==> inputs of harbor <==
// Top_FFT
module Top_FFT #(
    parameter   INTEGER_SIZE = 4,
                FRACT_SIZE = 14,
                NFFT = 64
) (
    input       wire                                             clk, rst,
    input       wire                                             start_FFT,
    input       wire    signed  [INTEGER_SIZE+FRACT_SIZE-1:0]    serial_in_r, serial_in_i,
    output      wire    signed  [INTEGER_SIZE+FRACT_SIZE-1:0]    serial_out_r, serial_out_i,
    output      wire                                             end_FFT, data_valid_FFT
);
==> flow/config.mk <==
export PLATFORM = sky130hd
export DESIGN_NAME = Top_FFT
export DESIGN_NICKNAME = Top_FFT
export VERILOG_FILES = /design/flow/design.v
export SDC_FILE = /design/flow/constraint.sdc
export NUM_CORES = 4
export LEC_CHECK = 0
export ABC_AREA = 1
export CAP_MARGIN = 5
export CORE_MARGIN = 2
export CORE_UTILIZATION = 70
export CTS_CLUSTER_DIAMETER = 352
export CTS_CLUSTER_SIZE = 54
export GPL_ROUTABILITY_DRIVEN = 1
export HOLD_SLACK_MARGIN = 0.3
export SETUP_SLACK_MARGIN = 0.72
export SLEW_MARGIN = 20
export TNS_END_PERCENT = 75
==> flow/constraint.sdc <==
create_clock -name core_clock -period 6.08 [get_ports {clk}]
set_input_delay 1.2160 -clock core_clock [delete_from_list [all_inputs] [get_ports {clk}]]
set_output_delay 1.2160 -clock core_clock [all_outputs]
set_load 0.01 [all_outputs]
run.sh (not shown) runs the stock make flow with config.mk's settings and CLKGATE_MAP_FILE=.
==> pepper: changes against harbor <==
==> flow/config.mk (replaced) <==
export PLATFORM = sky130hd
export DESIGN_NAME = Top_FFT
export DESIGN_NICKNAME = Top_FFT
export VERILOG_FILES = /design/flow/design.v
export SDC_FILE = /design/flow/constraint.sdc
export NUM_CORES = 4
export LEC_CHECK = 0
export CAP_MARGIN = 20
export CORE_MARGIN = 2
export CORE_UTILIZATION = 70
export CTS_CLUSTER_DIAMETER = 227
export CTS_CLUSTER_SIZE = 14
export PLACE_DENSITY = 0.6
export SLEW_MARGIN = 20
==> flow/constraint.sdc (replaced) <==
create_clock -name core_clock -period 6.88 [get_ports {clk}]
set_input_delay 1.3760 -clock core_clock [delete_from_list [all_inputs] [get_ports {clk}]]
set_output_delay 1.3760 -clock core_clock [all_outputs]
set_load 0.01 [all_outputs]
==> onyx: changes against harbor <==
==> flow/config.mk (replaced) <==
export PLATFORM = sky130hd
export DESIGN_NAME = Top_FFT
export DESIGN_NICKNAME = Top_FFT
export VERILOG_FILES = /design/flow/design.v
export SDC_FILE = /design/flow/constraint.sdc
export NUM_CORES = 4
export LEC_CHECK = 0
export CAP_MARGIN = 20
export CORE_MARGIN = 2
export CORE_UTILIZATION = 28
export PLACE_DENSITY = 0.6
export SLEW_MARGIN = 20
==> flow/constraint.sdc (replaced) <==
create_clock -name core_clock -period 19.1 [get_ports {clk}]
set_input_delay 3.8200 -clock core_clock [delete_from_list [all_inputs] [get_ports {clk}]]
set_output_delay 3.8200 -clock core_clock [all_outputs]
set_load 0.01 [all_outputs]
==> comparison table <==
	pepper	harbor	onyx
Outcome	complete, but fails checks	aborted with a tool error	finished clean
Stage where the flow stopped	-	global routing (5_1_grt)	-
Layout check failures	setup timing	-	-
Detail Route Antenna Nets	0	-	0
Number of hold buffers added after CTS	0	2	0
Chip Width	546 um	557 um	861 um
Seq share, synth	0.410	0.394	0.410
Final standard cell count with taps included and fillers excluded	22,900	-	27,900
Crit path arrival time	8.85 ns	-	11.26 ns
Sum of negative setup slack	-43.93 ns	-	0 ns
Worst setup path endpoint	ST3.MUL1.D4.out_data[31]$_DFF_PN0_	-	ST3.MUL1.D2.out_data[31]$_DFF_PN0_
Start point of the critical path	ST3.CU4.current_state$_DFF_PN0_	-	ST3.CU4.counter_seq[3]$_DFF_PN0_
Vias	133,000	-	119,000
Layout buffer count excluding clock buffers	1,326	-	228
Critical Path End Type	register	-	register
Largest cell class by area	combinational gates	-	combinational gates
RR Startpoint	ST3.CU4.current_state$_DFF_PN0_	-	ST3.CU4.counter_seq[3]$_DFF_PN0_
Final period utilization	1.17	-	0.546
Transition time of the tightest slew-check pin	1.28 ns	-	1.12 ns
Floorplan Utilization	0.702	0.705	0.281
End of the worst register-to-register path	ST3.MUL1.D4.out_data[31]$_DFF_PN0_	-	ST3.MUL1.D2.out_data[31]$_DFF_PN0_
Setup WS post-layout	-1.19 ns	-	8.66 ns
Area taken by multi-input logic gates	109,000 sq um	-	106,000 sq um
DRC violations left	0	-	0
Cell count after synthesis	17,800	21,200	17,800
Areal power density over the cells	161 nW/um^2	-	63.1 nW/um^2
Clock share of power	0.412	-	0.465
Delay of the slowest cell on the worst path	0.54 ns	-	0.99 ns
Total leakage power	118 nW	-	113 nW

* * *

==> tundra: inputs <==
Top_FFT again, from the RTL that the note above started with.
clock: 12.0 ns
lec_check: 0
abc_area: 0
cap_margin: 20
cell_pad_in_sites_detail_placement: 1
cell_pad_in_sites_global_placement: 2
core_margin: 6
core_utilization: 40
cts_cluster_diameter: 234
gpl_routability_driven: 1
hold_slack_margin: -0.05
max_routing_layer: met5
min_routing_layer: met2
place_density_lb_addon: 0.17
slew_margin: 35
tns_end_percent: 35
==> inputs of fjord, as changes to tundra <==
- ABC_AREA: 0 -> unset
- CELL_PAD_IN_SITES_DETAIL_PLACEMENT: 1 -> unset
- CELL_PAD_IN_SITES_GLOBAL_PLACEMENT: 2 -> unset
- CORE_MARGIN: 6 -> 2
- CORE_UTILIZATION: 40 -> 72
- CTS_CLUSTER_DIAMETER: 234 -> unset
- CTS_CLUSTER_SIZE: unset -> 46
- GPL_ROUTABILITY_DRIVEN: 1 -> unset
- HOLD_SLACK_MARGIN: -0.05 -> unset
- MAX_ROUTING_LAYER: met5 -> unset
- MIN_ROUTING_LAYER: met2 -> unset
- PLACE_DENSITY: unset -> 0.62
- PLACE_DENSITY_LB_ADDON: 0.17 -> unset
- SLEW_MARGIN: 35 -> 20
- TNS_END_PERCENT: 35 -> unset
==> flow/constraint.sdc (replaced) <==
create_clock -name core_clock -period 8.09 [get_ports {clk}]
set_input_delay 1.6180 -clock core_clock [delete_from_list [all_inputs] [get_ports {clk}]]
set_output_delay 1.6180 -clock core_clock [all_outputs]
set_load 0.01 [all_outputs]
==> qor summary <==
| metric | fjord | tundra |
|---|---|---|
| Status | did not finish | finished clean |
| Stage where the flow stopped | detailed placement | - |
| Fraction of the mapped netlist area in simple logic gates | 8.36% | 8.36% |
| Adder-cell share of the synthesized area | 32.9% | 32.9% |
| Placeable core region | 0.285 mm² | 0.510 mm² |
| Proportion of register bits with asynchronous set or reset after synthesis | 100% | 100% |
| Share of Yosys cell area claimed by the top area cell type | 40.9% | 40.9% |
| Mapped Area | 0.206 mm² | 0.206 mm² |
| Post-synthesis average cell area | 11.5 µm² | 11.5 µm² |
| Library cell with the highest instance count after synthesis | sky130_fd_sc_hd__inv_1 | sky130_fd_sc_hd__inv_1 |
| Number of synthesized register bits | 3367 | 3367 |
| Most common reg cell | sky130_fd_sc_hd__dfrtp_1 | sky130_fd_sc_hd__dfrtp_1 |
| Share of synthesized area occupied by flip-flops and latches | 41.0% | 41.0% |
| Cells after Synth | 17814 | 17814 |
| Area fraction in mux cells | 1.61% | 1.61% |
| Chip Area, Yosys | 0.206 mm² | 0.206 mm² |
| Floorplan die width | 538 µm | 729 µm |
| Height of the die | 538 µm | 729 µm |
| Initial Utilization | 72.2% | 40.3% |
| Area share of and-or/or-and cells after synthesis | 5.39% | 5.39% |
| Number of top-level design ports | 77 | 77 |
| Weighted congestion reported at the end of routability-driven placement | 0.946 | 0.895 |
| XOR/XNOR share of the synthesized area | 3.40% | 3.40% |
| Area enclosed by the die boundary | 0.290 mm² | 0.531 mm² |
| Warnings, synthesis | 23 | 23 |
| Cell row count | 196 | 262 |
| Cell type with the largest total area | sky130_fd_sc_hd__dfrtp_1 | sky130_fd_sc_hd__dfrtp_1 |
No activity file was given, so power comes from the tool's default toggle rates.
